<file path="config.mk">
export PLATFORM = sky130hd
export DESIGN_NAME = cu_engine
export DESIGN_NICKNAME = cu_engine
export VERILOG_FILES = /design/flow/design.v
export SDC_FILE = /design/flow/constraint.sdc
export NUM_CORES = 4
export LEC_CHECK = 0
export CAP_MARGIN = 20
export CORE_MARGIN = 2
export CORE_UTILIZATION = 72
export CTS_CLUSTER_DIAMETER = 142
export CTS_CLUSTER_SIZE = 36
export PLACE_DENSITY_LB_ADDON = 0.28
export SLEW_MARGIN = 20
export TNS_END_PERCENT = 5
</file>
<file path="constraint.sdc">
create_clock -name core_clock -period 5.4 [get_ports {clk}]
set_input_delay 1.0800 -clock core_clock [delete_from_list [all_inputs] [get_ports {clk}]]
set_output_delay 1.0800 -clock core_clock [all_outputs]
set_load 0.01 [all_outputs]
</file>
<file path="design.v">
module pe (
    input clk, en,
    input      [7:0] a, b,
    output reg [15:0] out
);
    always @(posedge clk) begin
        if (en) begin
            out <= a*b;
        end else begin  
            out <= 0;
        end
    end
endmodule
module cu_engine (
    input  clk, nrst,
    input  [71:0] filter, 
    input  [23:0] data_in,
    input  [ 8:0] pe_en_ctrl,
    output [15:0] pe_out
);
    reg [23:0] dff [0:1];
    wire [143:0] psum;
    pe pe00 (.clk(clk), .en(pe_en_ctrl[0]), .a(data_in[ 7: 0]), .b(filter[ 7: 0]), .out(psum[15: 0]));
    pe pe10 (.clk(clk), .en(pe_en_ctrl[1]), .a(data_in[15: 8]), .b(filter[15: 8]), .out(psum[31:16]));
    pe pe20 (.clk(clk), .en(pe_en_ctrl[2]), .a(data_in[23:16]), .b(filter[23:16]), .out(psum[47:32]));
    pe pe01 (.clk(clk), .en(pe_en_ctrl[3]), .a(dff[0][ 7: 0]), .b(filter[31:24]), .out(psum[63:48]));
    pe pe11 (.clk(clk), .en(pe_en_ctrl[4]), .a(dff[0][15: 8]), .b(filter[39:32]), .out(psum[79:64]));
    pe pe21 (.clk(clk), .en(pe_en_ctrl[5]), .a(dff[0][23:16]), .b(filter[47:40]), .out(psum[95:80]));
    pe pe02 (.clk(clk), .en(pe_en_ctrl[6]), .a(dff[1][ 7: 0]), .b(filter[55:48]), .out(psum[111: 96]));
    pe pe12 (.clk(clk), .en(pe_en_ctrl[7]), .a(dff[1][15: 8]), .b(filter[63:56]), .out(psum[127:112]));
    pe pe22 (.clk(clk), .en(pe_en_ctrl[8]), .a(dff[1][23:16]), .b(filter[71:64]), .out(psum[143:128]));
    always @(posedge clk) begin
        if (!nrst) begin
            dff[0] <= 0;
            dff[1] <= 0;
        end else begin
            dff[0] <= data_in;
            dff[1] <= dff[0]; 
        end
    end
    assign pe_out = psum[15:0] + psum[31:16] + psum[47:32] + psum[63:48] + psum[79:64] + psum[95:80] + psum[111:96] + psum[127:112] + psum[143:128];
endmodule
</file>
<file path="run.sh">
#!/bin/bash
# the make line also repeats each setting of config.mk as NAME=value (left out here)
make -C /OpenROAD-flow-scripts/flow DESIGN_CONFIG=/design/flow/config.mk WORK_HOME=/design/flow/orfs CLKGATE_MAP_FILE= finish
</file>
==> results of run 1 <==
-- what timing repair did --
item	CTS	global route
pin swaps	18	5
buffers inserted	1	0
resized	47	25
endpoints found under the setup margin	13	19
-- stage by stage --
| step | worst slack [ps] | instance area (µm²) |
|---|---|---|
| CTS | -466 | 30500 |
| detailed placement | -817 | 30000 |
| floorplan | 140 | 26800 |
| global placement | -608 | 30000 |
| global route | -646 | 30700 |
| finish | -528 | 30700 |
-- routing by layer --
metal	up-vias	GRT usage
met4	0	0.219
met5	-	0
met3	275	0.0421
met2	734	0.631
li1	9472	-
met1	10500	0.424
-- area by class of cell --
type,instances,area [µm²],area share
multi-input combinational,2036,20800,0.678
sequential,192,3840,0.125
timing repair buffer,307,2570,0.0837
inverter,614,2300,0.0752
tap,468,586,0.0191
clock buffer,19,443,0.0144
clock inverter,12,123,0.00400
antenna,3,7.51,0.000245
==> Flow_metrics.wiki, run 1 <==
=== Synthesis and place and route ===
{| class="wikitable"
! Metric !! Value
|-
| Post-synthesis net count || 3,725
|-
| Arrival time of data at the critical path endpoint || 4850 ps
|-
| Fa+ha+maj area frac || 0.476
|-
| DIE HEIGHT || 197 µm
|-
| AND-OR/OR-AND Cells, Area Fraction || 0.0764
|-
| Area inside the core boundary || 36,600 µm²
|-
| Most frequent cells after synthesis || sky130_fd_sc_hd__inv_1 (609), sky130_fd_sc_hd__and2_1 (556), sky130_fd_sc_hd__fa_1 (425), sky130_fd_sc_hd__ha_1 (340), sky130_fd_sc_hd__dfxtp_1 (192)
|-
| Hold path endpoint || dff[1][7]
|-
| Metal1 wirelength || 25,800 µm
|-
| Main area contributors || sky130_fd_sc_hd__fa_1 (32%), sky130_fd_sc_hd__ha_1 (16%), sky130_fd_sc_hd__dfxtp_1 (14%)
|-
| Routed wire length on met2 || 33,600 µm
|-
| Logic depth of the worst setup path including buffers || 16
|-
| Clock group || 1.26 mW
|-
| Number of global-route vias before repair || 22,900
|-
| Synth warnings || 4
|-
| Reg-to-Reg End || pe21.out[14]
|-
| Netlist area before placement || 26,800 µm²
|-
| Tool warnings || 28
|-
| Max frequency || 0.169 GHz
|-
| Relative contribution of combinational cells to total power || 0.824
|-
| Final Max-Slew Violation Tally || 0
|-
| WP buf/inv || 5
|-
| Delay-heaviest family, CP || adder cells
|-
| Number of instances in the synthesized netlist || 2,853
|-
| Sequential share of power || 0.104
|-
| Kind of critical path || reg2out
|-
| Synthesized area per cell || 9.40 µm²
|-
| Flip-flops with a built-in enable || 0
|-
| Yosys simple share || 0.189
|-
| Distinct lib cells || 55
|-
| Final hold violation count || 0
|-
| Number of cells in Yosys stat || 2,853
|-
| Portion of netlist area occupied by mux cells || 0.00229
|-
| Combinational logic power || 14.3 mW
|-
| Share of total power in the clock network || 0.072
|-
| Met3 wire len || 3500 µm
|-
| Total wire length after detailed routing || 67,300 µm
|-
| Post-detailed-route via-to-cell ratio || 5.74
|-
| FILL cells || 2,121
|-
| Switching pwr || 8.63 mW
|-
| Max_cap viols || 0
|-
| Setup repair after global routing missed its margin || true
|-
| Endpoint of the most critical setup path || pe_out[14]
|-
| Insertion delay to the later sink of the worst-skew pair || 460 ps
|-
| Dpl cells || 3,616
|-
| Sum of internal, switching and leakage power || 17.4 mW
|-
| Measured slew at the worst slew-check pin || 580 ps
|-
| Port buffer count || 122
|-
| Outcome || complete, but fails checks
|-
| Clock-pin slew reported for the worst setup and hold paths after clock tree synthesis || 80 ps
|-
| Vias post-DR || 20,900
|-
| Clock Tree Root || sky130_fd_sc_hd__clkbuf_16
|-
| Kind of end point of the critical path || output port
|-
| Number of clock buffers inserted by TritonCTS || 17
|-
| GRT overflow || 0
|-
| Number of DRC markers after the initial detailed-route iteration || 1,346
|-
| Number of H-tree levels || 4
|-
| Dominant non-sequential cell family after synthesis || adder cells
|-
| Worst reg-to-reg setup slack || 820 ps
|-
| Xor and xnor fraction of the mapped netlist area || 0.0258
|-
| Crit path max fanout || 3
|-
| Sequential fraction of the synthesis area || 0.143
|-
| Final HPWL DP || 54,100 µm
|-
| Area delta synth->final || 14.4%
|-
| Sum Neg Setup Slack || -2830 ps
|-
| Area enclosed by the die boundary || 38,800 µm²
|-
| Core Density at Floorplan || 0.732
|-
| Slew headroom || 0.609
|-
| Uppermost routed layer || met4
|-
| Design internal power || 8.75 mW
|-
| Setup crit start || pe00.out[5]
|-
| Synth Flop Type || sky130_fd_sc_hd__dfxtp_1
|-
| Ordered list of cells on the worst path || inv_1, fa_1, inv_1, fa_1, fa_1, inv_1, fa_1, inv_1, ha_1, o21ai_0, o211ai_1, a41oi_2, o21bai_1, a21oi_1, xnor2_1, buf_2
|-
| Share of Yosys cell area claimed by the top area cell type || 0.317
|-
| Register-to-Register Path Depth || 13
|-
| Hold Path Cell Cnt || 1
|-
| Clk sink count || 192
|-
| Fail Reasons || negative setup slack
|-
| Proportion of synthesized flip-flops having asynchronous set or reset || 0
|-
| Number of antenna violations at the first check in global routing || 3
|-
| Power per standard cell area || 567 nW/µm²
|-
| Slowest cell on the critical path || sky130_fd_sc_hd__fa_1
|-
| Num rows || 70
|-
| Count of antenna-violating nets left after detailed routing || 0
|-
| YS chip area || 26,800 µm²
|-
| First-pass GRT wire length || 110,000 µm
|-
| Worst stage delay on the critical path || 550 ps
|-
| Fraction of the core area covered by cells at the end of the flow || 0.838
|-
| Clock period minus worst slack || 5930 ps
|-
| Floorplan die width || 197 µm
|-
| Non-filler instance count after layout || 3,651
|-
| Library cell with the largest summed area after synthesis || sky130_fd_sc_hd__fa_1
|-
| Switching share of power || 0.497
|-
| Most numerous cell in the Yosys netlist || sky130_fd_sc_hd__inv_1
|-
| TritonCTS clock tree || yes
|-
| Worst hold-check path type || reg2reg
|-
| Flop and latch count out of synthesis || 192
|-
| Nets || 4,040
|-
| Total setup violations reported at the end of the flow || 9
|-
| Biggest consumer || combinational cells
|-
| CTS max path bufs || 2
|-
| RR Startpoint || dff[0][20]
|-
| Sequential-cell power consumption || 1.81 mW
|-
| Largest voltage drop on the vdd net || 1.32 mV
|-
| Number of optimization iterations in the first detailed-route pass || 6
|-
| Final routed DRC violation total || 0
|-
| Clock skew after layout || 14.8 ps
|-
| Worst hold path startpoint || dff[0][7]
|-
| Critical Path Source Type || flip-flop
|-
| Placer congestion estimate || 1.01
|-
| GRT Total Usage || 0.359
|-
| Largest net degree at the start of global routing || 49
|-
| Cts hold-fix bufs || 0
|-
| Routed length per placed instance || 18.4 µm
|-
| Final worst-path setup slack || -528 ps
|-
| Leakage dissipation || 16.1 nW
|-
| Number of I/O pins || 123
|-
| Hold slack final || 625 ps
|-
| Final period util || 1.10
|-
| Crit path required time || 4320 ps
|}
==> inputs of run 2 (changes only) <==
Settings changed: ABC_AREA set to 1, CORE_ASPECT_RATIO set to 0.5, CTS_CLUSTER_DIAMETER 142 to 330, CTS_CLUSTER_SIZE 36 to 99, HOLD_SLACK_MARGIN set to -0.04, PLACE_DENSITY set to 0.35, PLACE_DENSITY_LB_ADDON 0.28 to not set, SETUP_SLACK_MARGIN set to -0.19.
Clock period 5.4 ns to 3.81 ns, I/O delays scaled along.
==> run 2 against run 1 <==
Still fails the layout checks on negative setup slack. Cell count rose by 32%. Register-to-register slack worse by 1200 ps. Synthesized cell count grew 34%. Die area rose by 6.4%. Clock power grew 42%. Hold slack got worse by 79 ps. Non-clock buffer count grew 263. Critical endpoint unchanged. Largest cell class unchanged.
==> Flow_metrics.wiki, run 2 <==
=== Synthesis and place and route ===
{| class="wikitable"
! Metric !! Value
|-
| Outcome || complete, but fails checks
|-
| Fail Reasons || negative setup slack
|-
| Sequential fraction of the synthesis area || 0.135
|-
| Clock-pin slew reported for the worst setup and hold paths after clock tree synthesis || 80 ps
|-
| Clock Tree Root || sky130_fd_sc_hd__clkbuf_16
|-
| Number of optimization iterations in the first detailed-route pass || 6
|-
| Setup repair after global routing missed its margin || true
|-
| Final hold violation count || 0
|-
| Final period util || 1.37
|-
| Delay-heaviest family, CP || adder cells
|-
| Area inside the core boundary || 38,900 µm²
|-
| Synthesized area per cell || 7.43 µm²
|-
| Nets || 5,139
|-
| Crit path max fanout || 4
|-
| Clock skew after layout || 12.3 ps
|-
| Max frequency || 0.192 GHz
|-
| Hold slack final || 545 ps
|-
| Post-synthesis net count || 4,708
|-
| DIE HEIGHT || 145 µm
|-
| Netlist area before placement || 28,500 µm²
|-
| Clock group || 1.79 mW
|-
| Critical Path Source Type || flip-flop
|-
| Main area contributors || sky130_fd_sc_hd__fa_1 (30%), sky130_fd_sc_hd__inv_1 (16%), sky130_fd_sc_hd__ha_1 (15%)
|-
| Sequential-cell power consumption || 2.55 mW
|-
| Routed length per placed instance || 17.1 µm
|-
| YS chip area || 28,500 µm²
|-
| Worst reg-to-reg setup slack || -360 ps
|-
| Post-DP Area || 33,300 µm²
|-
| Leakage dissipation || 22.1 nW
|-
| Port buffer count || 122
|-
| Hold path endpoint || dff[1][3]
|-
| Vias post-DR || 26,200
|-
| Design internal power || 15.1 mW
|-
| Number of H-tree levels || 4
|-
| Number of I/O pins || 123
|-
| Insertion delay to the later sink of the worst-skew pair || 470 ps
|-
| Cts hold-fix bufs || 0
|-
| Total setup violations reported at the end of the flow || 103
|-
| Max_cap viols || 0
|-
| Total wire length after detailed routing || 82,500 µm
|-
| Count of antenna-violating nets left after detailed routing || 0
|-
| Uppermost routed layer || met5
|-
| Core Density at Floorplan || 0.732
|-
| Flip-flops with a built-in enable || 0
|-
| Floorplan die width || 285 µm
|-
| Number of instances in the synthesized netlist || 3,836
|-
| Xor and xnor fraction of the mapped netlist area || 0.00799
|-
| Crit path required time || 3050 ps
|-
| First-pass GRT wire length || 131,000 µm
|-
| Sequential share of power || 0.082
|-
| Largest net degree at the start of global routing || 26
|-
| Fin area || 34,600 µm²
|-
| Final Max-Slew Violation Tally || 0
|-
| Power per standard cell area || 898 nW/µm²
|-
| Synth Flop Type || sky130_fd_sc_hd__dfxtp_1
|-
| WP buf/inv || 5
|-
| Number of global-route vias before repair || 26,300
|-
| AND-OR/OR-AND Cells, Area Fraction || 0.0717
|-
| Relative contribution of combinational cells to total power || 0.861
|-
| Clk sink count || 192
|-
| Switching share of power || 0.515
|-
| Yosys simple share || 0.152
|-
| GRT Total Usage || 0.404
|-
| Largest voltage drop on the vdd net || 1.96 mV
|-
| Share of Yosys cell area claimed by the top area cell type || 0.299
|-
| Fa+ha+maj area frac || 0.448
|-
| Register-to-Register Path Depth || 18
|-
| Routed wire length on met2 || 38,100 µm
|-
| Arrival time of data at the critical path endpoint || 4450 ps
|-
| Number of cells in Yosys stat || 3,836
|-
| Dominant non-sequential cell family after synthesis || adder cells
|-
| Final routed DRC violation total || 0
|-
| Final worst-path setup slack || -1400 ps
|-
| Worst hold path startpoint || dff[0][3]
|-
| Endpoint of the most critical setup path || pe_out[14]
|-
| Met3 wire len || 8560 µm
|-
| Slew headroom || 0.600
|-
| Kind of end point of the critical path || output port
|-
| Post-detailed-route via-to-cell ratio || 5.45
|-
| Sum of internal, switching and leakage power || 31.1 mW
|-
| Biggest consumer || combinational cells
|-
| Slowest cell on the critical path || sky130_fd_sc_hd__fa_1
|-
| Setup crit start || pe01.out[8]
|-
| Worst hold-check path type || reg2reg
|-
| Final HPWL DP || 64,700 µm
|-
| Area enclosed by the die boundary || 41,300 µm²
|-
| Number of DRC markers after the initial detailed-route iteration || 2,660
|-
| Reg-to-Reg End || pe22.out[13]
|-
| Distinct lib cells || 30
|-
| Most numerous cell in the Yosys netlist || sky130_fd_sc_hd__inv_1
|-
| Hold Path Cell Cnt || 2
|-
| Synth warnings || 4
|-
| Clock period minus worst slack || 5210 ps
|-
| Portion of netlist area occupied by mux cells || 0
|-
| Ordered list of cells on the worst path || inv_1, fa_1, inv_1, fa_1, fa_1, inv_1, fa_1, inv_2, ha_4, nand2_1, o21ai_1, nand2_1, nand4_1, xor2_2, buf_2
|-
| Number of clock buffers inserted by TritonCTS || 17
|-
| Tool warnings || 31
|-
| Worst stage delay on the critical path || 570 ps
|-
| GRT overflow || 0
|-
| Placer congestion estimate || 0.950
|-
| Logic depth of the worst setup path including buffers || 15
|-
| Switching pwr || 16.0 mW
|-
| Flop and latch count out of synthesis || 192
|-
| Metal1 wirelength || 32,500 µm
|-
| TritonCTS clock tree || yes
|-
| Number of antenna violations at the first check in global routing || 6
|-
| Combinational logic power || 26.8 mW
|-
| Num rows || 51
|-
| Share of total power in the clock network || 0.058
|-
| Sum Neg Setup Slack || -39,330 ps
|-
| Library cell with the largest summed area after synthesis || sky130_fd_sc_hd__fa_1
|-
| Kind of critical path || reg2out
|-
| RR Startpoint || dff[1][20]
|-
| Area delta synth->final || 21.5%
|-
| Most frequent cells after synthesis || sky130_fd_sc_hd__inv_1 (1,252), sky130_fd_sc_hd__nand2_1 (833), sky130_fd_sc_hd__fa_1 (425), sky130_fd_sc_hd__ha_1 (340), sky130_fd_sc_hd__dfxtp_1 (192)
|-
| CTS max path bufs || 2
|-
| Measured slew at the worst slew-check pin || 598 ps
|-
| Top cell by count, worst path || sky130_fd_sc_hd__fa_1
|-
| Proportion of synthesized flip-flops having asynchronous set or reset || 0
|}
[run 2: routing by layer]
| metal | track usage | up-vias |
|---|---|---|
| li1 | - | 11900 |
| met5 | 0 | - |
| met1 | 0.540 | 12500 |
| met3 | 0.0748 | 319 |
| met4 | 0.146 | 4 |
| met2 | 0.667 | 1475 |
[run 2: per-stage QoR]
| stage | std cells | setup WS (ps) | utilization |
|---|---|---|---|
| after global routing | 4810 | -1460 | 0.889 |
| after floorplan | 3836 | -438 | - |
| after detailed placement | 4774 | -1380 | 0.856 |
| after global placement | 4774 | -1280 | 0.856 |
| final | 4813 | -1400 | 0.889 |
| after CTS | 4808 | -1240 | 0.882 |
[run 2: repair_timing]
| item | 4_1_cts | 5_1_grt |
|---|---|---|
| pin swaps | 41 | 21 |
| buffers inserted | 4 | 2 |
| endpoints found under the setup margin | 104 | 98 |
| cloned | 0 | 0 |
| resized | 298 | 130 |
[run 2: final cells by class]
class | instances | area [µm²]
Sequential cell | 192 | 3860
Tap cell | 530 | 663
Inverter | 1252 | 4700
Clock buffer | 17 | 425
Fill cell | 2024 | 4300
Multi-Input combinational cell | 2234 | 20400
Clock inverter | 15 | 139
Antenna cell | 3 | 7.51
Timing Repair Buffer | 570 | 4410
==> inputs of run 3 (changes only) <==
Settings changed: ABC_AREA 1 to not set, CORE_ASPECT_RATIO 0.5 to not set, CTS_CLUSTER_DIAMETER 330 to 202, CTS_CLUSTER_SIZE 99 to 41, HOLD_SLACK_MARGIN -0.04 to -0.09, MAX_ROUTING_LAYER set to met4, PLACE_DENSITY 0.35 to 0.66, SETUP_SLACK_MARGIN -0.19 to 0.4, TNS_END_PERCENT 5 to not set.
Clock period 3.81 ns to 5.1 ns, I/O delays scaled along.
==> run 3 against run 2 <==
Still fails the layout checks on negative setup slack. Core utilization shrank 0.66 points. Final area shrank 6.6%. First-iteration DRC count shrank 51%. Hold slack gained 84 ps. Cell count shrank 22%. Clock power shrank 17%. Synthesized area shrank 5.9%. Synthesized cell count shrank 26%. Critical endpoint is now pe_out[6]. Largest power group unchanged. Highest routed layer is now met4.
==> Flow_metrics.wiki, run 3 <==
=== Synthesis and place and route ===
{| class="wikitable"
! Metric !! Value
|-
| Outcome || complete, but fails checks
|-
| Fail Reasons || negative setup slack
|-
| Post-synthesis net count || 3,725
|-
| Proportion of synthesized flip-flops having asynchronous set or reset || 0
|-
| Arrival time of data at the critical path endpoint || 4830 ps
|-
| Biggest consumer || combinational cells
|-
| Clock-pin slew reported for the worst setup and hold paths after clock tree synthesis || 80 ps
|-
| Worst hold path startpoint || dff[0][0]
|-
| Sequential fraction of the synthesis area || 0.143
|-
| Max frequency || 0.171 GHz
|-
| Main area contributors || sky130_fd_sc_hd__fa_1 (32%), sky130_fd_sc_hd__ha_1 (16%), sky130_fd_sc_hd__dfxtp_1 (14%)
|-
| Dominant non-sequential cell family after synthesis || adder cells
|-
| First-pass GRT wire length || 116,000 µm
|-
| Sequential-cell power consumption || 1.92 mW
|-
| Portion of netlist area occupied by mux cells || 0.00229
|-
| Number of I/O pins || 123
|-
| Design internal power || 11.1 mW
|-
| Relative contribution of combinational cells to total power || 0.839
|-
| Slowest cell on the critical path || sky130_fd_sc_hd__fa_1
|-
| Endpoint of the most critical setup path || pe_out[6]
|-
| Clock skew after layout || 11.9 ps
|-
| Sum of internal, switching and leakage power || 21.0 mW
|-
| Number of H-tree levels || 4
|-
| TritonCTS clock tree || yes
|-
| Final HPWL DP || 54,600 µm
|-
| Fin area || 32,300 µm²
|-
| Largest net degree at the start of global routing || 49
|-
| Most numerous cell in the Yosys netlist || sky130_fd_sc_hd__inv_1
|-
| Worst reg-to-reg setup slack || 530 ps
|-
| Flop and latch count out of synthesis || 192
|-
| Worst stage delay on the critical path || 520 ps
|-
| Number of clock buffers inserted by TritonCTS || 17
|-
| Share of Yosys cell area claimed by the top area cell type || 0.317
|-
| Library cell with the largest summed area after synthesis || sky130_fd_sc_hd__fa_1
|-
| Sequential share of power || 0.091
|-
| Measured slew at the worst slew-check pin || 522 ps
|-
| Num rows || 70
|-
| Power per standard cell area || 650 nW/µm²
|-
| Placer congestion estimate || 1.06
|-
| Count of antenna-violating nets left after detailed routing || 0
|-
| Total wire length after detailed routing || 71,700 µm
|-
| Cts hold-fix bufs || 0
|-
| Final worst-path setup slack || -752 ps
|-
| Final period util || 1.15
|-
| Clock group || 1.48 mW
|-
| Combinational logic power || 17.6 mW
|-
| Number of cells in Yosys stat || 2,853
|-
| Synthesized area per cell || 9.40 µm²
|-
| Area inside the core boundary || 36,600 µm²
|-
| Post-detailed-route via-to-cell ratio || 5.75
|-
| YS chip area || 26,800 µm²
|-
| Vias post-DR || 21,600
|-
| Crit path required time || 4080 ps
|-
| Kind of end point of the critical path || output port
|-
| Netlist area before placement || 26,800 µm²
|-
| Most frequent cells after synthesis || sky130_fd_sc_hd__inv_1 (609), sky130_fd_sc_hd__and2_1 (556), sky130_fd_sc_hd__fa_1 (425), sky130_fd_sc_hd__ha_1 (340), sky130_fd_sc_hd__dfxtp_1 (192)
|-
| Final routed DRC violation total || 0
|-
| Number of global-route vias before repair || 23,900
|-
| Switching pwr || 9.94 mW
|-
| GRT overflow || 0
|-
| Worst hold-check path type || reg2reg
|-
| Number of instances in the synthesized netlist || 2,853
|-
| Slew headroom || 0.649
|-
| Synth warnings || 4
|-
| Distinct lib cells || 55
|-
| Fa+ha+maj area frac || 0.476
|-
| Routed length per placed instance || 19.1 µm
|-
| Share of total power in the clock network || 0.070
|-
| Number of DRC markers after the initial detailed-route iteration || 1,296
|-
| Clock period minus worst slack || 5850 ps
|-
| CTS max path bufs || 2
|-
| Logic depth of the worst setup path including buffers || 19
|-
| Setup repair after global routing missed its margin || true
|-
| Reg-to-Reg End || pe21.out[14]
|-
| Delay-heaviest family, CP || adder cells
|-
| Synth Flop Type || sky130_fd_sc_hd__dfxtp_1
|-
| Nets || 4,144
|-
| Final hold violation count || 0
|-
| Top cell by count, worst path || sky130_fd_sc_hd__fa_1
|-
| RR Startpoint || dff[0][19]
|-
| Crit path max fanout || 2
|-
| WP buf/inv || 10
|-
| Yosys simple share || 0.189
|-
| Hold Path Cell Cnt || 1
|-
| Clock Tree Root || sky130_fd_sc_hd__clkbuf_16
|-
| Leakage dissipation || 16.9 nW
|-
| Ordered list of cells on the worst path || inv_2, fa_1, inv_1, fa_1, fa_1, inv_1, fa_1, inv_2, ha_4, fa_2, buf_4, buf_6, buf_6, buf_6, buf_4, a21o_1, a21oi_2, xnor2_2, buf_2
|-
| Tool warnings || 31
|-
| Final Max-Slew Violation Tally || 0
|-
| Post-DP Area || 30,700 µm²
|-
| Number of antenna violations at the first check in global routing || 2
|-
| Floorplan die width || 197 µm
|-
| Register-to-Register Path Depth || 14
|-
| Max_cap viols || 0
|-
| AND-OR/OR-AND Cells, Area Fraction || 0.0764
|-
| Total setup violations reported at the end of the flow || 11
|-
| DIE HEIGHT || 197 µm
|-
| Insertion delay to the later sink of the worst-skew pair || 470 ps
|-
| Switching share of power || 0.473
|-
| Core Density at Floorplan || 0.732
|-
| GRT Total Usage || 0.390
|-
| Setup crit start || pe00.out[2]
|-
| Largest voltage drop on the vdd net || 1.52 mV
|-
| Port buffer count || 122
|-
| Xor and xnor fraction of the mapped netlist area || 0.0258
|-
| Flip-flops with a built-in enable || 0
|-
| Clk sink count || 192
|-
| Number of optimization iterations in the first detailed-route pass || 6
|-
| Kind of critical path || reg2out
|-
| Area delta synth->final || 20.6%
|-
| Critical Path Source Type || flip-flop
|-
| Area enclosed by the die boundary || 38,800 µm²
|-
| Hold path endpoint || dff[1][0]
|}
run 3: cell type report:
| cell class | count | area [µm²] |
|---|---|---|
| multi-input combinational | 2036 | 21700 |
| fill | 1775 | 4290 |
| sequential | 192 | 3850 |
| timing repair buffer | 411 | 3250 |
| inverter | 614 | 2300 |
| tap | 468 | 586 |
| clock buffer | 17 | 425 |
| clock inverter | 15 | 220 |
| antenna | 2 | 5.00 |
run 3: per-stage QoR:
stage	std cells	hold slack (ps)	utilization	setup TNS, ps	worst slack (ps)
3_5_place_dp	3699	611	0.839	-17890	-560
3_3_place_gp	3699	598	0.839	-12460	-465
4_1_cts	3739	626	0.867	-5140	-742
2_1_floorplan	2853	510	-	0	274
6_report	3755	629	0.883	-5700	-752
5_1_grt	3755	641	0.883	-6640	-832
run 3: layer usage:
layer / global-route usage / part of all wire / vias to the layer above
li1: - / - / 9685
met2: 0.680 / 0.52 / 798
met1: 0.447 / 0.38 / 10800
met3: 0.0484 / 0.051 / 277
met5: - / 0 / -
met4: 0.192 / 0.057 / 0
run 3: repair_timing:
item,CTS,global route
setup buffers,8,14
resized,246,209
cloned,0,0
pin swaps,66,118
setup endpoints to repair,74,57
==> inputs of run 4 (changes only) <==
Settings changed: CELL_PAD_IN_SITES_DETAIL_PLACEMENT set to 0, CELL_PAD_IN_SITES_GLOBAL_PLACEMENT set to 0, CORE_ASPECT_RATIO set to 0.91, CTS_CLUSTER_DIAMETER 202 to not set, CTS_CLUSTER_SIZE 41 to 60, GPL_ROUTABILITY_DRIVEN set to 0, GPL_TIMING_DRIVEN set to 1, HOLD_SLACK_MARGIN -0.09 to not set, MIN_ROUTING_LAYER set to met1, PLACE_DENSITY 0.66 to not set, PLACE_DENSITY_LB_ADDON set to 0.0, SETUP_SLACK_MARGIN 0.4 to 0.84.
Clock period 5.1 ns to 5.32 ns, I/O delays scaled along.
==> run 4 against run 3 <==
Still fails the layout checks on negative setup slack. Flip-flop count did not move. Clock skew decreased by 2.0 ps. Register-to-register slack better by 80 ps. Die area about the same. Hold slack better by 17 ps. Sequential share of layout area decreased by 0.15 points. Non-clock buffer count down 31. Core utilization increased by 0.73 points. Final area rose by 1.4%. Critical endpoint is now pe_out[14].
==> Flow_metrics.wiki, run 4 <==
=== Synthesis and place and route ===
{| class="wikitable"
! Metric !! Value
|-
| Hold path endpoint || dff[1][8]
|-
| Final hold violation count || 0
|-
| Share of Yosys cell area claimed by the top area cell type || 0.317
|-
| Synth Flop Type || sky130_fd_sc_hd__dfxtp_1
|-
| FILL cells || 1,724
|-
| Number of instances in the synthesized netlist || 2,853
|-
| Slowest cell on the critical path || sky130_fd_sc_hd__fa_1
|-
| Num rows || 67
|-
| Final worst-path setup slack || -630 ps
|-
| Number of antenna violations at the first check in global routing || 3
|-
| Clock skew after layout || 9.83 ps
|-
| Cts hold-fix bufs || 0
|-
| Max_cap viols || 0
|-
| Leakage dissipation || 16.9 nW
|-
| Slew headroom || 0.638
|-
| Post-synthesis net count || 3,725
|-
| Final routed DRC violation total || 0
|-
| Switching pwr || 9.76 mW
|-
| Delay-heaviest family, CP || adder cells
|-
| GRT overflow || 0
|-
| Nets || 4,113
|-
| Floorplan die width || 206 µm
|-
| Tool warnings || 29
|-
| Flip-flops with a built-in enable || 0
|-
| AND-OR/OR-AND Cells, Area Fraction || 0.0764
|-
| Port buffer count || 122
|-
| Crit path required time || 4260 ps
|-
| Routed length per placed instance || 20.0 µm
|-
| Share of total power in the clock network || 0.069
|-
| Vias post-DR || 22,000
|-
| Proportion of synthesized flip-flops having asynchronous set or reset || 0
|-
| Top cell by count, worst path || sky130_fd_sc_hd__fa_1
|-
| Area delta synth->final || 22.2%
|-
| Clock Tree Root || sky130_fd_sc_hd__clkbuf_16
|-
| Clock group || 1.39 mW
|-
| Fa+ha+maj area frac || 0.476
|-
| Max frequency || 0.168 GHz
|-
| Area enclosed by the die boundary || 38,800 µm²
|-
| Register-to-Register Path Depth || 13
|-
| Critical Path Source Type || flip-flop
|-
| WP buf/inv || 5
|-
| Yosys simple share || 0.189
|-
| Setup slack after placement || -417 ps
|-
| Hold Path Cell Cnt || 1
|-
| Clock period minus worst slack || 5950 ps
|-
| Final Max-Slew Violation Tally || 0
|-
| Outcome || complete, but fails checks
|-
| Kind of critical path || reg2out
|-
| TritonCTS clock tree || yes
|-
| DIE HEIGHT || 188 µm
|-
| Number of clock buffers inserted by TritonCTS || 17
|-
| First-pass GRT wire length || 113,000 µm
|-
| Library cell with the largest summed area after synthesis || sky130_fd_sc_hd__fa_1
|-
| Worst stage delay on the critical path || 560 ps
|-
| RR Startpoint || dff[0][18]
|-
| Setup crit start || pe00.out[3]
|-
| Clk sink count || 192
|-
| Arrival time of data at the critical path endpoint || 4890 ps
|-
| Combinational gate area || 22,200 µm²
|-
| Flop and latch count out of synthesis || 192
|-
| Distinct lib cells || 55
|-
| Relative contribution of combinational cells to total power || 0.840
|-
| Number of optimization iterations in the first detailed-route pass || 8
|-
| Post-detailed-route via-to-cell ratio || 5.88
|-
| Ordered list of cells on the worst path || inv_2, fa_1, inv_1, fa_1, fa_1, inv_1, fa_1, inv_2, fa_2, a211oi_2, o211ai_1, a41oi_2, o21bai_1, a21oi_2, xnor2_2, buf_2
|-
| Sequential fraction of the synthesis area || 0.143
|-
| Fail Reasons || negative setup slack
|-
| Sequential-cell power consumption || 1.84 mW
|-
| Xor and xnor fraction of the mapped netlist area || 0.0258
|-
| Core Density at Floorplan || 0.729
|-
| Worst hold-check path type || reg2reg
|-
| Portion of netlist area occupied by mux cells || 0.00229
|-
| Largest net degree at the start of global routing || 49
|-
| Worst reg-to-reg setup slack || 610 ps
|-
| Switching share of power || 0.484
|-
| Worst hold path startpoint || dff[0][8]
|-
| Sequential cell area || 3850 µm²
|-
| Total setup violations reported at the end of the flow || 9
|-
| Combinational logic power || 16.9 mW
|-
| GRT Total Usage || 0.383
|-
| Number of cells in Yosys stat || 2,853
|-
| Kind of end point of the critical path || output port
|-
| Number of DRC markers after the initial detailed-route iteration || 1,600
|-
| Total wire length after detailed routing || 74,700 µm
|-
| Final HPWL DP || 52,900 µm
|-
| Setup repair after global routing missed its margin || true
|-
| Main area contributors || sky130_fd_sc_hd__fa_1 (32%), sky130_fd_sc_hd__ha_1 (16%), sky130_fd_sc_hd__dfxtp_1 (14%)
|-
| Reg-to-Reg End || pe21.out[14]
|-
| YS chip area || 26,800 µm²
|-
| Largest voltage drop on the vdd net || 1.46 mV
|-
| Clock-pin slew reported for the worst setup and hold paths after clock tree synthesis || 70 ps
|-
| Sequential share of power || 0.091
|-
| Area inside the core boundary || 36,800 µm²
|-
| Most numerous cell in the Yosys netlist || sky130_fd_sc_hd__inv_1
|-
| CTS max path bufs || 2
|-
| Final period util || 1.12
|-
| Insertion delay to the later sink of the worst-skew pair || 470 ps
|-
| Sum of internal, switching and leakage power || 20.2 mW
|-
| Number of I/O pins || 123
|-
| Dominant non-sequential cell family after synthesis || adder cells
|-
| Most frequent cells after synthesis || sky130_fd_sc_hd__inv_1 (609), sky130_fd_sc_hd__and2_1 (556), sky130_fd_sc_hd__fa_1 (425), sky130_fd_sc_hd__ha_1 (340), sky130_fd_sc_hd__dfxtp_1 (192)
|-
| Count of antenna-violating nets left after detailed routing || 0
|-
| Netlist area before placement || 26,800 µm²
|-
| Logic depth of the worst setup path including buffers || 16
|-
| Measured slew at the worst slew-check pin || 539 ps
|-
| Number of H-tree levels || 4
|-
| Number of global-route vias before repair || 23,100
|-
| Design internal power || 10.4 mW
|-
| Crit path max fanout || 2
|-
| Biggest consumer || combinational cells
|-
| Synthesized area per cell || 9.40 µm²
|-
| Synth warnings || 4
|-
| Endpoint of the most critical setup path || pe_out[14]
|-
| Power per standard cell area || 616 nW/µm²
|}
-- run 4: what timing repair did --
action | in CTS | in global routing
setup endpoints to repair | 88 | 69
setup buffers | 27 | 34
pin swaps | 163 | 181
resized | 553 | 233
-- run 4: cell type report --
cell class / instances / area share
multi-input cells: 2036 / 0.676
flip-flops and latches: 192 / 0.118
repair buffers: 380 / 0.0983
inverters: 614 / 0.0704
well taps: 483 / 0.0184
clock buffers: 19 / 0.0135
clock inverters: 13 / 0.00535
diodes: 3 / 0.000229
-- run 4: metal layers --
metal / part of all wire / global-route usage
met4: 0.059 / 0.173
met3: 0.063 / 0.0516
met1: 0.37 / 0.455
met2: 0.51 / 0.646
met5: 0 / -
-- run 4: metrics by stage --
stage	setup TNS, ps	util	instances	hold WS, ps	instance area [µm²]
floorplan	0	-	2853	510	27200
global placement	-2800	0.829	3644	596	30500
detailed placement	-5930	0.829	3644	609	30500
CTS	-2240	0.866	3703	624	31900
global route	-4260	0.890	3740	644	32800
finish	-3340	0.890	3740	646	32800
==> inputs of run 5 (changes only) <==
Settings changed: CELL_PAD_IN_SITES_DETAIL_PLACEMENT 0 to not set, CELL_PAD_IN_SITES_GLOBAL_PLACEMENT 0 to not set, CORE_ASPECT_RATIO 0.91 to not set, CORE_UTILIZATION 72 to 66, CTS_CLUSTER_DIAMETER set to 330, CTS_CLUSTER_SIZE 60 to not set, GPL_ROUTABILITY_DRIVEN 0 to not set, GPL_TIMING_DRIVEN 1 to not set, MAX_ROUTING_LAYER met4 to not set, MIN_ROUTING_LAYER met1 to not set, PLACE_DENSITY set to 0.35, PLACE_DENSITY_LB_ADDON 0.0 to not set, SETUP_SLACK_MARGIN 0.84 to not set.
Clock period 5.32 ns to 5.78 ns, I/O delays scaled along.
==> run 5 against run 4 <==
Still fails the layout checks on negative setup slack. Final area fell by 8.5%. Non-clock buffer count decreased by 181. Cell count decreased by 3.8%. Critical path depth up 1. Critical endpoint unchanged. Largest power group unchanged.
==> Flow_metrics.wiki, run 5 <==
=== Synthesis and place and route ===
{| class="wikitable"
! Metric !! Value
|-
| Area inside the core boundary || 39,900 µm²
|-
| Register-to-Register Path Depth || 16
|-
| Synth warnings || 4
|-
| Post-synthesis net count || 3,725
|-
| Clock skew after layout || 11.5 ps
|-
| Measured slew at the worst slew-check pin || 525 ps
|-
| Hold Path Cell Cnt || 1
|-
| Ordered list of cells on the worst path || inv_2, fa_1, inv_1, fa_1, fa_1, inv_1, fa_1, inv_2, ha_4, fa_2, a211oi_2, o211ai_1, a41oi_2, o21bai_1, a21oi_1, xnor2_1, buf_2
|-
| WP buf/inv || 5
|-
| Final hold violation count || 0
|-
| Setup repair after global routing missed its margin || true
|-
| Most numerous cell in the Yosys netlist || sky130_fd_sc_hd__inv_1
|-
| Sequential cell area || 3850 µm²
|-
| Relative contribution of combinational cells to total power || 0.807
|-
| Crit path required time || 4620 ps
|-
| Number of optimization iterations in the first detailed-route pass || 5
|-
| Insertion delay to the later sink of the worst-skew pair || 460 ps
|-
| GRT Total Usage || 0.305
|-
| Crit path max fanout || 2
|-
| Fa+ha+maj area frac || 0.476
|-
| Slowest cell on the critical path || sky130_fd_sc_hd__fa_1
|-
| Combinational logic power || 12.2 mW
|-
| Total setup violations reported at the end of the flow || 1
|-
| Combinational gate area || 20,800 µm²
|-
| Setup crit start || pe00.out[2]
|-
| Portion of netlist area occupied by mux cells || 0.00229
|-
| Clock-pin slew reported for the worst setup and hold paths after clock tree synthesis || 80 ps
|-
| Distinct lib cells || 55
|-
| Clock group || 1.22 mW
|-
| Total wire length after detailed routing || 59,800 µm
|-
| Yosys simple share || 0.189
|-
| Critical Path Source Type || flip-flop
|-
| YS chip area || 26,800 µm²
|-
| Largest net degree at the start of global routing || 49
|-
| Number of global-route vias before repair || 21,300
|-
| Number of antenna violations at the first check in global routing || 3
|-
| TritonCTS clock tree || yes
|-
| Synth Flop Type || sky130_fd_sc_hd__dfxtp_1
|-
| Final worst-path setup slack || -28.9 ps
|-
| Clock Tree Root || sky130_fd_sc_hd__clkbuf_16
|-
| Share of Yosys cell area claimed by the top area cell type || 0.317
|-
| Slew headroom || 0.647
|-
| Sequential fraction of the synthesis area || 0.143
|-
| Vias post-DR || 19,600
|-
| Floorplan die width || 206 µm
|-
| Top cell by count, worst path || sky130_fd_sc_hd__fa_1
|-
| Post-detailed-route via-to-cell ratio || 5.44
|-
| Core Density at Floorplan || 0.672
|-
| Biggest consumer || combinational cells
|-
| Design internal power || 7.79 mW
|-
| Sequential share of power || 0.112
|-
| Power per standard cell area || 504 nW/µm²
|-
| Area delta synth->final || 11.8%
|-
| FILL cells || 3,020
|-
| Fail Reasons || negative setup slack
|-
| Count of antenna-violating nets left after detailed routing || 0
|-
| Num rows || 73
|-
| Proportion of synthesized flip-flops having asynchronous set or reset || 0
|-
| Hold path endpoint || dff[1][6]
|-
| Number of I/O pins || 123
|-
| Max_cap viols || 0
|-
| Flop and latch count out of synthesis || 192
|-
| Number of DRC markers after the initial detailed-route iteration || 966
|-
| Kind of critical path || reg2out
|-
| RR Startpoint || dff[0][13]
|-
| Largest voltage drop on the vdd net || 1.11 mV
|-
| Clock period minus worst slack || 5810 ps
|-
| Number of clock buffers inserted by TritonCTS || 17
|-
| Fraction of the core area covered by cells at the end of the flow || 0.751
|-
| Netlist area before placement || 26,800 µm²
|-
| Max frequency || 0.172 GHz
|-
| Arrival time of data at the critical path endpoint || 4650 ps
|-
| Dominant non-sequential cell family after synthesis || adder cells
|-
| Clk sink count || 192
|-
| Sum Neg Setup Slack || -28.9 ps
|-
| Port buffer count || 122
|-
| Library cell with the largest summed area after synthesis || sky130_fd_sc_hd__fa_1
|-
| Number of instances in the synthesized netlist || 2,853
|-
| Worst hold-check path type || reg2reg
|-
| Worst reg-to-reg setup slack || 1240 ps
|-
| Number of cells in Yosys stat || 2,853
|-
| Worst stage delay on the critical path || 530 ps
|-
| Share of total power in the clock network || 0.081
|-
| Placer congestion estimate || 0.973
|-
| Final period util || 1.00
|-
| Leakage dissipation || 15.6 nW
|-
| DIE HEIGHT || 206 µm
|-
| Sequential-cell power consumption || 1.69 mW
|-
| Final routed DRC violation total || 0
|-
| Final Max-Slew Violation Tally || 0
|-
| Area enclosed by the die boundary || 42,300 µm²
|-
| Final HPWL DP || 50,300 µm
|-
| Kind of end point of the critical path || output port
|-
| Switching pwr || 7.32 mW
|-
| Main area contributors || sky130_fd_sc_hd__fa_1 (32%), sky130_fd_sc_hd__ha_1 (16%), sky130_fd_sc_hd__dfxtp_1 (14%)
|-
| Tool warnings || 30
|-
| Number of H-tree levels || 4
|-
| Xor and xnor fraction of the mapped netlist area || 0.0258
|-
| Switching share of power || 0.484
|-
| CTS max path bufs || 2
|-
| Reg-to-Reg End || pe11.out[15]
|-
| AND-OR/OR-AND Cells, Area Fraction || 0.0764
|-
| Routed length per placed instance || 16.6 µm
|-
| Flip-flops with a built-in enable || 0
|-
| Delay-heaviest family, CP || adder cells
|-
| Worst hold path startpoint || dff[0][6]
|-
| Nets || 3,932
|-
| Logic depth of the worst setup path including buffers || 17
|-
| Most frequent cells after synthesis || sky130_fd_sc_hd__inv_1 (609), sky130_fd_sc_hd__and2_1 (556), sky130_fd_sc_hd__fa_1 (425), sky130_fd_sc_hd__ha_1 (340), sky130_fd_sc_hd__dfxtp_1 (192)
|-
| First-pass GRT wire length || 101,000 µm
|-
| GRT overflow || 0
|-
| Synthesized area per cell || 9.40 µm²
|-
| Outcome || complete, but fails checks
|-
| Endpoint of the most critical setup path || pe_out[14]
|}
[run 5: final cells by class]
type                    instances  area share
well taps                     525      0.0219
flip-flops and latches        192       0.128
multi-input cells            2036       0.693
clock buffers                  18      0.0143
diodes                          1   0.0000835
inverters                     614      0.0769
repair buffers                199      0.0593
clock inverters                14     0.00626
[run 5: routing by layer]
layer	part of all wire	track usage	vias up
li1	-	-	9258
met1	0.41	0.377	9838
met2	0.50	0.531	381
met3	0.046	0.0521	115
met4	0.038	0.124	4
met5	0.00043	0	-
[run 5: per-stage QoR]
step                      instances  hold slack (ps)  worst slack, ps  power, mW  instance area, µm²
final                          3599              625            -28.9       15.1               30000
after global routing           3599              642             -188       16.5               30000
after CTS                      3598              619            -54.3       14.5               29900
after detailed placement       3565              616             -331       13.5               29200
after global placement         3565              600             -357       13.2               29200
after floorplan                2853              510              444       8.74               26800
[run 5: repair_timing]
| item | in CTS | in global routing |
|---|---|---|
| gates resized | 35 | 22 |
| pin swaps | 17 | 5 |
| setup buffers | 1 | 0 |
| hold buffers | 0 | 0 |
| setup endpoints to repair | 10 | 8 |
==> inputs of run 6 (changes only) <==
Settings changed: ABC_AREA set to 0, CORE_ASPECT_RATIO set to 0.5, CORE_UTILIZATION 66 to 72, CTS_CLUSTER_SIZE set to 99, HOLD_SLACK_MARGIN set to -0.04, SETUP_SLACK_MARGIN set to 1.0, TNS_END_PERCENT set to 5.
Clock period 5.78 ns to 3.37 ns, I/O delays scaled along.
==> run 6 against run 5 <==
Still fails the layout checks on negative setup slack. Core utilization rose by 18 points. Register-to-register slack got worse by 2700 ps. Synthesized area did not move. Flip-flop count is the same. Total power up 130%. Clock-buffer cell count decreased by 1. Largest cell class unchanged. Largest power group unchanged. Highest routed layer unchanged.
==> Flow_metrics.wiki, run 6 <==
=== Synthesis and place and route ===
{| class="wikitable"
! Metric !! Value
|-
| Clock-pin slew reported for the worst setup and hold paths after clock tree synthesis || 90 ps
|-
| Distinct lib cells || 55
|-
| Switching share of power || 0.511
|-
| Nets || 4,299
|-
| Combinational logic power || 29.5 mW
|-
| Global routing usage on met1 || 0.524
|-
| Ordered list of cells on the worst path || fa_1, fa_1, fa_1, inv_1, fa_1, inv_2, ha_4, fa_2, a211oi_2, o211ai_1, buf_4, a41oi_4, o21bai_2, a21oi_2, xnor2_1, buf_2
|-
| Clk sink count || 192
|-
| M3 GR Usage || 0.109
|-
| Floorplan die width || 277 µm
|-
| Total setup violations reported at the end of the flow || 106
|-
| Largest voltage drop on the vdd net || 2.81 mV
|-
| AND-OR/OR-AND Cells, Area Fraction || 0.0764
|-
| Most frequent cells after synthesis || sky130_fd_sc_hd__inv_1 (609), sky130_fd_sc_hd__and2_1 (556), sky130_fd_sc_hd__fa_1 (425), sky130_fd_sc_hd__ha_1 (340), sky130_fd_sc_hd__dfxtp_1 (192)
|-
| Dominant non-sequential cell family after synthesis || adder cells
|-
| Kind of critical path || reg2out
|-
| Register-to-Register Path Depth || 14
|-
| Count of antenna-violating nets left after detailed routing || 0
|-
| TritonCTS clock tree || yes
|-
| Setup repair after global routing missed its margin || true
|-
| Num rows || 49
|-
| Yosys simple share || 0.189
|-
| Fail Reasons || negative setup slack
|-
| Setup crit start || pe12.out[2]
|-
| Hold path endpoint || dff[1][2]
|-
| Hold slack final || 569 ps
|-
| Area inside the core boundary || 36,300 µm²
|-
| Leakage dissipation || 17.6 nW
|-
| Final routed DRC violation total || 0
|-
| Logic depth of the worst setup path including buffers || 16
|-
| Area delta synth->final || 26.4%
|-
| Final HPWL DP || 59,200 µm
|-
| Cts hold-fix bufs || 0
|-
| First-pass GRT wire length || 134,000 µm
|-
| DIE HEIGHT || 140 µm
|-
| Worst hold-check path type || reg2reg
|-
| Top cell by count, worst path || sky130_fd_sc_hd__fa_1
|-
| Critical Path Source Type || flip-flop
|-
| Synth Flop Type || sky130_fd_sc_hd__dfxtp_1
|-
| Worst hold path startpoint || dff[0][2]
|-
| Sequential-cell power consumption || 2.91 mW
|-
| Post-synthesis net count || 3,725
|-
| Fa+ha+maj area frac || 0.476
|-
| Netlist area before placement || 26,800 µm²
|-
| Biggest consumer || combinational cells
|-
| Number of DRC markers after the initial detailed-route iteration || 3,179
|-
| Number of optimization iterations in the first detailed-route pass || 9
|-
| RR Startpoint || dff[0][14]
|-
| Post-detailed-route via-to-cell ratio || 6.34
|-
| Sequential fraction of the synthesis area || 0.143
|-
| Library cell with the largest summed area after synthesis || sky130_fd_sc_hd__fa_1
|-
| Slew headroom || 0.357
|-
| Portion of netlist area occupied by mux cells || 0.00229
|-
| Final worst-path setup slack || -2510 ps
|-
| Final period util || 1.74
|-
| Clock group || 2.25 mW
|-
| Main area contributors || sky130_fd_sc_hd__fa_1 (32%), sky130_fd_sc_hd__ha_1 (16%), sky130_fd_sc_hd__dfxtp_1 (14%)
|-
| Hold Path Cell Cnt || 1
|-
| Share of Yosys cell area claimed by the top area cell type || 0.317
|-
| Sum of internal, switching and leakage power || 34.6 mW
|-
| Measured slew at the worst slew-check pin || 962 ps
|-
| Endpoint of the most critical setup path || pe_out[14]
|-
| Number of H-tree levels || 4
|-
| Placer congestion estimate || 0.984
|-
| Port buffer count || 122
|-
| Power per standard cell area || 1020 nW/µm²
|-
| Total wire length after detailed routing || 95,700 µm
|-
| Kind of end point of the critical path || output port
|-
| Switching pwr || 17.7 mW
|-
| Top Usage Layer GRT || met2
|-
| Synth warnings || 4
|-
| Number of instances in the synthesized netlist || 2,853
|-
| Number of clock buffers inserted by TritonCTS || 17
|-
| Largest net degree at the start of global routing || 26
|-
| GRT overflow || 0
|-
| Final Max-Slew Violation Tally || 0
|-
| Worst stage delay on the critical path || 580 ps
|-
| Max_cap viols || 0
|-
| Number of global-route vias before repair || 25,900
|-
| Core Density at Floorplan || 0.739
|-
| Met2 Use GR || 0.759
|-
| Insertion delay to the later sink of the worst-skew pair || 490 ps
|-
| Flop and latch count out of synthesis || 192
|-
| Number of I/O pins || 123
|-
| Crit path required time || 2700 ps
|-
| GRT Total Usage || 0.445
|-
| Relative contribution of combinational cells to total power || 0.851
|-
| YS chip area || 26,800 µm²
|-
| Sequential share of power || 0.084
|-
| Worst reg-to-reg setup slack || -1420 ps
|-
| Number of cells in Yosys stat || 2,853
|-
| Delay-heaviest family, CP || adder cells
|-
| Crit path max fanout || 2
|-
| Share of total power in the clock network || 0.065
|-
| Xor and xnor fraction of the mapped netlist area || 0.0258
|-
| Proportion of synthesized flip-flops having asynchronous set or reset || 0
|-
| Most numerous cell in the Yosys netlist || sky130_fd_sc_hd__inv_1
|-
| Vias post-DR || 24,900
|-
| Clock period minus worst slack || 5880 ps
|-
| Clock skew after layout || 22.6 ps
|-
| Max frequency || 0.170 GHz
|-
| Area enclosed by the die boundary || 38,900 µm²
|-
| Design internal power || 16.9 mW
|-
| CTS max path bufs || 2
|-
| WP buf/inv || 4
|-
| Flip-flops with a built-in enable || 0
|-
| Outcome || complete, but fails checks
|-
| Number of antenna violations at the first check in global routing || 12
|-
| Slowest cell on the critical path || sky130_fd_sc_hd__dfxtp_1
|-
| Arrival time of data at the critical path endpoint || 5210 ps
|-
| Final hold violation count || 0
|-
| Reg-to-Reg End || pe11.out[14]
|-
| Clock Tree Root || sky130_fd_sc_hd__clkbuf_16
|-
| Synthesized area per cell || 9.40 µm²
|-
| Tool warnings || 31
|-
| Routed length per placed instance || 24.3 µm
|}
## run 6: per-stage QoR
step,cell area (µm²),setup TNS (ps),worst slack [ps],instances,util
finish,33900,-96370,-2510,3932,0.934
global placement,32000,-155770,-1840,3885,0.881
floorplan,26900,-69800,-1110,2853,-
detailed placement,32000,-165130,-1890,3885,0.881
global route,33900,-104700,-2570,3925,0.933
CTS,33400,-79770,-2150,3920,0.920
## run 6: layout make-up
type | instances | area, µm²
Antenna cell | 8 | 20.0
Tap cell | 484 | 606
Multi-Input combinational cell | 2036 | 22100
Inverter | 614 | 2300
Sequential cell | 192 | 3890
Clock buffer | 17 | 425
Clock inverter | 15 | 215
Fill cell | 1219 | 2410
Timing Repair Buffer | 566 | 4350
## run 6: routing by layer
metal,up-vias,part of all wire
li1,10000,-
met1,12000,0.34
met2,2024,0.45
met3,858,0.12
met4,6,0.087
met5,-,0.00099
## run 6: timing repair
item,CTS,global route
pin swaps,75,50
hold endpoints to repair,0,0
buffers inserted,3,4
gates resized,438,168
setup endpoints to repair,133,133
==> inputs of run 7 (changes only) <==
Settings changed: ABC_AREA 0 to not set, CELL_PAD_IN_SITES_DETAIL_PLACEMENT set to 2, CELL_PAD_IN_SITES_GLOBAL_PLACEMENT set to 3, CORE_ASPECT_RATIO 0.5 to 0.91, CORE_UTILIZATION 72 to 32, CTS_CLUSTER_DIAMETER 330 to not set, CTS_CLUSTER_SIZE 99 to not set, GPL_ROUTABILITY_DRIVEN set to 0, GPL_TIMING_DRIVEN set to 0, HOLD_SLACK_MARGIN -0.04 to not set, MAX_ROUTING_LAYER set to met5, MIN_ROUTING_LAYER set to met1, PLACE_DENSITY 0.35 to not set, SETUP_SLACK_MARGIN 1.0 to 0.84, TNS_END_PERCENT 5 to not set.
Clock period 3.37 ns to 3.55 ns, I/O delays scaled along.
==> run 7 against run 6 <==
Still fails the layout checks on negative setup slack. Hold slack lost 120 ps. Global-route usage down 25 points. Clock-buffer cell count is 2 higher. Via count shrank 19%. Routed wire length decreased by 15%. Setup slack improved by 420 ps. Final area grew 0.90%. Cell count up 8.0%. Sequential share of layout area grew 0.25 points. Non-clock buffer count decreased by 279.
==> Flow_metrics.wiki, run 7 <==
=== Synthesis and place and route ===
{| class="wikitable"
! Metric !! Value
|-
| Worst hold-check path type || in2reg
|-
| Slowest cell on the critical path || sky130_fd_sc_hd__fa_2
|-
| Number of antenna violations at the first check in global routing || 5
|-
| Relative contribution of combinational cells to total power || 0.831
|-
| Slew headroom || 0.501
|-
| Yosys simple share || 0.189
|-
| Combinational logic power || 23.7 mW
|-
| Flop and latch count out of synthesis || 192
|-
| GRT overflow || 0
|-
| Floorplan die width || 307 µm
|-
| Count of antenna-violating nets left after detailed routing || 0
|-
| Area inside the core boundary || 83,200 µm²
|-
| Most frequent cells after synthesis || sky130_fd_sc_hd__inv_1 (609), sky130_fd_sc_hd__and2_1 (556), sky130_fd_sc_hd__fa_1 (425), sky130_fd_sc_hd__ha_1 (340), sky130_fd_sc_hd__dfxtp_1 (192)
|-
| DIE HEIGHT || 280 µm
|-
| Sequential share of power || 0.096
|-
| Most numerous cell in the Yosys netlist || sky130_fd_sc_hd__inv_1
|-
| Largest net degree at the start of global routing || 19
|-
| Area enclosed by the die boundary || 86,100 µm²
|-
| Library cell with the largest summed area after synthesis || sky130_fd_sc_hd__fa_1
|-
| Final Max-Slew Violation Tally || 0
|-
| Number of clock buffers inserted by TritonCTS || 17
|-
| Sequential fraction of the synthesis area || 0.143
|-
| Worst reg-to-reg setup slack || -740 ps
|-
| Vias post-DR || 20,200
|-
| CTS max path bufs || 2
|-
| Share of Yosys cell area claimed by the top area cell type || 0.317
|-
| GRT Total Usage || 0.199
|-
| Delay-heaviest family, CP || adder cells
|-
| Final hold violation count || 0
|-
| Endpoint of the most critical setup path || pe_out[14]
|-
| RR Startpoint || dff[0][13]
|-
| Total setup violations reported at the end of the flow || 96
|-
| Total wire length after detailed routing || 81,800 µm
|-
| Clock-pin slew reported for the worst setup and hold paths after clock tree synthesis || 80 ps
|-
| Ordered list of cells on the worst path || inv_2, fa_2, inv_2, fa_1, fa_1, inv_1, fa_2, inv_2, ha_4, fa_2, a211oi_2, o211ai_1, a41oi_2, o21bai_1, a21oi_2, xnor2_2, buf_2
|-
| Clock Tree Root || sky130_fd_sc_hd__clkbuf_16
|-
| Share of total power in the clock network || 0.073
|-
| Number of I/O pins || 123
|-
| Max frequency || 0.177 GHz
|-
| WP buf/inv || 5
|-
| Number of instances in the synthesized netlist || 2,853
|-
| Post-detailed-route via-to-cell ratio || 4.76
|-
| Number of optimization iterations in the first detailed-route pass || 4
|-
| Crit path max fanout || 2
|-
| Fraction of the core area covered by cells at the end of the flow || 0.411
|-
| First-pass GRT wire length || 132,000 µm
|-
| Hold Path Cell Cnt || 2
|-
| Flip-flops with a built-in enable || 0
|-
| Synth warnings || 4
|-
| Routed length per placed instance || 19.3 µm
|-
| Reg-to-Reg End || pe11.out[14]
|-
| Kind of end point of the critical path || output port
|-
| Nets || 4,020
|-
| Hold path endpoint || dff[0][11]
|-
| Sequential-cell power consumption || 2.74 mW
|-
| Fail Reasons || negative setup slack
|-
| Leakage dissipation || 16.5 nW
|-
| Cts hold-fix bufs || 0
|-
| Max_cap viols || 0
|-
| Final period util || 1.59
|-
| Sum Neg Setup Slack || -57,290 ps
|-
| Core Density at Floorplan || 0.322
|-
| YS chip area || 26,800 µm²
|-
| Register-to-Register Path Depth || 15
|-
| Biggest consumer || combinational cells
|-
| Clock group || 2.08 mW
|-
| Num rows || 101
|-
| Insertion delay to the later sink of the worst-skew pair || 480 ps
|-
| AND-OR/OR-AND Cells, Area Fraction || 0.0764
|-
| Critical Path Source Type || flip-flop
|-
| Largest voltage drop on the vdd net || 1.64 mV
|-
| Power per standard cell area || 834 nW/µm²
|-
| Setup repair after global routing missed its margin || true
|-
| Final HPWL DP || 67,700 µm
|-
| Portion of netlist area occupied by mux cells || 0.00229
|-
| Dpl cells || 4,055
|-
| TritonCTS clock tree || yes
|-
| Number of global-route vias before repair || 24,000
|-
| Non-filler instance count after layout || 4,245
|-
| Final worst-path setup slack || -2090 ps
|-
| Port buffer count || 121
|-
| Worst stage delay on the critical path || 580 ps
|-
| Final routed DRC violation total || 0
|-
| Logic depth of the worst setup path including buffers || 17
|-
| Measured slew at the worst slew-check pin || 748 ps
|-
| Proportion of synthesized flip-flops having asynchronous set or reset || 0
|-
| Number of cells in Yosys stat || 2,853
|-
| Kind of critical path || reg2out
|-
| Switching pwr || 13.7 mW
|-
| Synth Flop Type || sky130_fd_sc_hd__dfxtp_1
|-
| Crit path required time || 2840 ps
|-
| Worst hold path startpoint || data_in[11]
|-
| Tool warnings || 31
|-
| Netlist area before placement || 26,800 µm²
|-
| FILL cells || 8,899
|-
| Clock skew after layout || 15.9 ps
|-
| Design internal power || 14.8 mW
|-
| Post-synthesis net count || 3,725
|-
| Main area contributors || sky130_fd_sc_hd__fa_1 (32%), sky130_fd_sc_hd__ha_1 (16%), sky130_fd_sc_hd__dfxtp_1 (14%)
|-
| Arrival time of data at the critical path endpoint || 4930 ps
|-
| Xor and xnor fraction of the mapped netlist area || 0.0258
|-
| Number of H-tree levels || 4
|-
| Outcome || complete, but fails checks
|-
| Clock period minus worst slack || 5640 ps
|-
| Clk sink count || 192
|-
| Fa+ha+maj area frac || 0.476
|-
| Switching share of power || 0.480
|-
| Area delta synth->final || 27.5%
|-
| Synthesized area per cell || 9.40 µm²
|-
| Number of DRC markers after the initial detailed-route iteration || 465
|-
| Distinct lib cells || 55
|-
| Dominant non-sequential cell family after synthesis || adder cells
|-
| Setup crit start || pe00.out[2]
|}
-- run 7: per-layer routing --
layer	wire length, µm	share of wire	up-vias	GRT usage
met5	12	0.00015	-	0
met2	42900	0.52	147	0.365
li1	-	-	9430	-
met3	2050	0.025	49	0.0245
met4	1400	0.017	2	0.0458
met1	35400	0.43	10600	0.246
-- run 7: stage by stage --
| stage | cell area (µm²) | total power, mW | worst slack, ps | hold WS (ps) |
|---|---|---|---|---|
| floorplan | 27800 | 15.7 | -960 | 510 |
| CTS | 33000 | 28.2 | -2300 | 420 |
| global placement | 30300 | 23.0 | -2270 | 631 |
| finish | 34200 | 28.5 | -2090 | 451 |
| global route | 34200 | 31.5 | -2330 | 433 |
| detailed placement | 30300 | 23.5 | -2310 | 636 |
-- run 7: layout make-up --
cell class              count  area (µm²)  share of cell area
flip-flops and latches    192        4010               0.117
diodes                      3        7.51            0.000220
plain buffers              11        41.3             0.00121
inverters                 614        2310              0.0675
clock buffers              19         453              0.0132
clock inverters            13         169             0.00494
multi-input cells        2036       23400               0.684
well taps                1081        1350              0.0396
repair buffers            276        2460              0.0720
-- run 7: timing repair --
item / in CTS / in global routing
gates cloned: 0 / 0
buffers inserted: 102 / 53
gates resized: 938 / 245
pin swaps: 231 / 194
setup endpoints to repair: 129 / 124
==> inputs of run 8 (changes only) <==
Settings changed: ABC_AREA set to 0, CELL_PAD_IN_SITES_DETAIL_PLACEMENT 2 to not set, CELL_PAD_IN_SITES_GLOBAL_PLACEMENT 3 to not set, CORE_ASPECT_RATIO 0.91 to 0.5, CORE_UTILIZATION 32 to 71, CTS_CLUSTER_SIZE set to 100, GPL_ROUTABILITY_DRIVEN 0 to not set, GPL_TIMING_DRIVEN 0 to not set, MAX_ROUTING_LAYER met5 to not set, MIN_ROUTING_LAYER met1 to not set, PLACE_DENSITY set to 0.37, SETUP_SLACK_MARGIN 0.84 to not set, TNS_END_PERCENT set to 5.
Clock period 3.55 ns to 4.16 ns, I/O delays scaled along.
==> run 8 against run 7 <==
Still fails the layout checks on negative setup slack. Synthesized area did not move. Global-route usage up 18 points. Combinational power decreased by 15%. Register-to-register slack better by 500 ps. Sequential share of layout area down 0.18 points. Total power decreased by 15%. Critical endpoint unchanged. Highest routed layer is now met4.
==> Flow_metrics.wiki, run 8 <==
=== Synthesis and place and route ===
{| class="wikitable"
! Metric !! Value
|-
| Share of Yosys cell area claimed by the top area cell type || 0.317
|-
| Combinational logic power || 20.2 mW
|-
| Arrival time of data at the critical path endpoint || 4790 ps
|-
| Dominant non-sequential cell family after synthesis || adder cells
|-
| GRT overflow || 0
|-
| Tool warnings || 31
|-
| Measured slew at the worst slew-check pin || 716 ps
|-
| Port buffer count || 122
|-
| Number of antenna violations at the first check in global routing || 3
|-
| DIE HEIGHT || 141 µm
|-
| Total setup violations reported at the end of the flow || 84
|-
| Design internal power || 12.6 mW
|-
| TritonCTS clock tree || yes
|-
| Vias post-DR || 22,200
|-
| Fail Reasons || negative setup slack
|-
| Insertion delay to the later sink of the worst-skew pair || 460 ps
|-
| Count of antenna-violating nets left after detailed routing || 0
|-
| Reg-to-Reg End || pe11.out[14]
|-
| Fa+ha+maj area frac || 0.476
|-
| Combinational gate area || 21,500 µm²
|-
| Number of I/O pins || 123
|-
| Core Density at Floorplan || 0.719
|-
| Worst reg-to-reg setup slack || -240 ps
|-
| Num rows || 50
|-
| GRT Total Usage || 0.380
|-
| Floorplan die width || 279 µm
|-
| Final Max-Slew Violation Tally || 0
|-
| Fraction of the core area covered by cells at the end of the flow || 0.892
|-
| Number of cells in Yosys stat || 2,853
|-
| Post-detailed-route via-to-cell ratio || 5.67
|-
| Crit path max fanout || 2
|-
| Area delta synth->final || 24.1%
|-
| Sum of internal, switching and leakage power || 24.2 mW
|-
| Synth Flop Type || sky130_fd_sc_hd__dfxtp_1
|-
| Routed length per placed instance || 18.8 µm
|-
| Xor and xnor fraction of the mapped netlist area || 0.0258
|-
| Most numerous cell in the Yosys netlist || sky130_fd_sc_hd__inv_1
|-
| Final worst-path setup slack || -1460 ps
|-
| Setup crit start || pe00.out[2]
|-
| Switching share of power || 0.477
|-
| Final hold violation count || 0
|-
| Clock-pin slew reported for the worst setup and hold paths after clock tree synthesis || 80 ps
|-
| Delay-heaviest family, CP || adder cells
|-
| CTS max path bufs || 2
|-
| Clock period minus worst slack || 5620 ps
|-
| Logic depth of the worst setup path including buffers || 17
|-
| Placer congestion estimate || 1.04
|-
| Area enclosed by the die boundary || 39,400 µm²
|-
| Nets || 4,284
|-
| Max_cap viols || 0
|-
| Top cell by count, worst path || sky130_fd_sc_hd__fa_1
|-
| Leakage dissipation || 17.6 nW
|-
| Ordered list of cells on the worst path || inv_2, fa_1, inv_1, fa_1, fa_1, inv_1, fa_1, inv_2, ha_4, fa_2, a211oi_2, o211ai_1, a41oi_2, o21bai_1, a21oi_2, xnor2_1, buf_2
|-
| Share of total power in the clock network || 0.070
|-
| Register-to-Register Path Depth || 13
|-
| Number of H-tree levels || 4
|-
| Distinct lib cells || 55
|-
| Endpoint of the most critical setup path || pe_out[14]
|-
| Hold slack final || 681 ps
|-
| Number of optimization iterations in the first detailed-route pass || 6
|-
| Yosys simple share || 0.189
|-
| Portion of netlist area occupied by mux cells || 0.00229
|-
| WP buf/inv || 5
|-
| YS chip area || 26,800 µm²
|-
| Final HPWL DP || 57,200 µm
|-
| Most frequent cells after synthesis || sky130_fd_sc_hd__inv_1 (609), sky130_fd_sc_hd__and2_1 (556), sky130_fd_sc_hd__fa_1 (425), sky130_fd_sc_hd__ha_1 (340), sky130_fd_sc_hd__dfxtp_1 (192)
|-
| Relative contribution of combinational cells to total power || 0.835
|-
| Clock skew after layout || 11.5 ps
|-
| Clock Tree Root || sky130_fd_sc_hd__clkbuf_16
|-
| Number of instances in the synthesized netlist || 2,853
|-
| Kind of critical path || reg2out
|-
| Sum Neg Setup Slack || -32,750 ps
|-
| Number of clock buffers inserted by TritonCTS || 17
|-
| Slowest cell on the critical path || sky130_fd_sc_hd__fa_1
|-
| Sequential cell area || 3840 µm²
|-
| Switching pwr || 11.5 mW
|-
| Clock group || 1.68 mW
|-
| Main area contributors || sky130_fd_sc_hd__fa_1 (32%), sky130_fd_sc_hd__ha_1 (16%), sky130_fd_sc_hd__dfxtp_1 (14%)
|-
| Post-synthesis net count || 3,725
|-
| Total wire length after detailed routing || 73,800 µm
|-
| First-pass GRT wire length || 117,000 µm
|-
| Flop and latch count out of synthesis || 192
|-
| Hold path endpoint || pe02.out[0]
|-
| Final period util || 1.35
|-
| Critical Path Source Type || flip-flop
|-
| Outcome || complete, but fails checks
|-
| Final routed DRC violation total || 0
|-
| Max frequency || 0.178 GHz
|-
| Crit path required time || 3330 ps
|-
| Biggest consumer || combinational cells
|-
| Number of global-route vias before repair || 23,700
|-
| Number of DRC markers after the initial detailed-route iteration || 1,620
|-
| Hold Path Cell Cnt || 1
|-
| Cts hold-fix bufs || 0
|-
| Kind of end point of the critical path || output port
|-
| Sequential share of power || 0.096
|-
| Netlist area before placement || 26,800 µm²
|-
| Clk sink count || 192
|-
| Proportion of synthesized flip-flops having asynchronous set or reset || 0
|-
| Largest net degree at the start of global routing || 28
|-
| Synth warnings || 4
|-
| Setup repair after global routing missed its margin || true
|-
| Worst stage delay on the critical path || 530 ps
|-
| Worst hold path startpoint || dff[1][0]
|-
| Flip-flops with a built-in enable || 0
|-
| Power per standard cell area || 727 nW/µm²
|-
| AND-OR/OR-AND Cells, Area Fraction || 0.0764
|-
| Slew headroom || 0.519
|-
| Sequential fraction of the synthesis area || 0.143
|-
| RR Startpoint || dff[0][11]
|-
| Sequential-cell power consumption || 2.32 mW
|-
| Largest voltage drop on the vdd net || 1.61 mV
|-
| Synthesized area per cell || 9.40 µm²
|-
| FILL cells || 1,807
|-
| Library cell with the largest summed area after synthesis || sky130_fd_sc_hd__fa_1
|-
| Area inside the core boundary || 37,300 µm²
|-
| Worst hold-check path type || reg2reg
|}
-- run 8: layer usage --
layer / vias to the layer above / GRT usage / wire length (µm)
li1: 9957 / - / -
met1: 11100 / 0.493 / 29600
met2: 907 / 0.639 / 35400
met3: 235 / 0.0787 / 5890
met4: 0 / 0.133 / 2810
met5: - / 0 / 0
-- run 8: cell type report --
type	instances	share of cell area
Clock buffer	18	0.0129
Sequential cell	192	0.116
Multi-Input combinational cell	2036	0.647
Clock inverter	14	0.00478
Timing Repair Buffer	551	0.132
Tap cell	494	0.0186
Inverter	614	0.0693
Antenna cell	1	0.0000752
-- run 8: what timing repair did --
action,CTS,global route
gates resized,243,84
setup buffers,1,4
pin swaps,50,45
endpoints found under the setup margin,96,94
-- run 8: stage by stage --
stage,std cells,worst slack [ps],instance area (µm²)
2_1_floorplan,2853,-478,26900
4_1_cts,3915,-1460,32900
5_1_grt,3919,-1580,33300
3_5_place_dp,3882,-1350,31800
6_report,3920,-1460,33300
3_3_place_gp,3882,-1200,31800
Power is estimated from default activity; no workload was simulated.
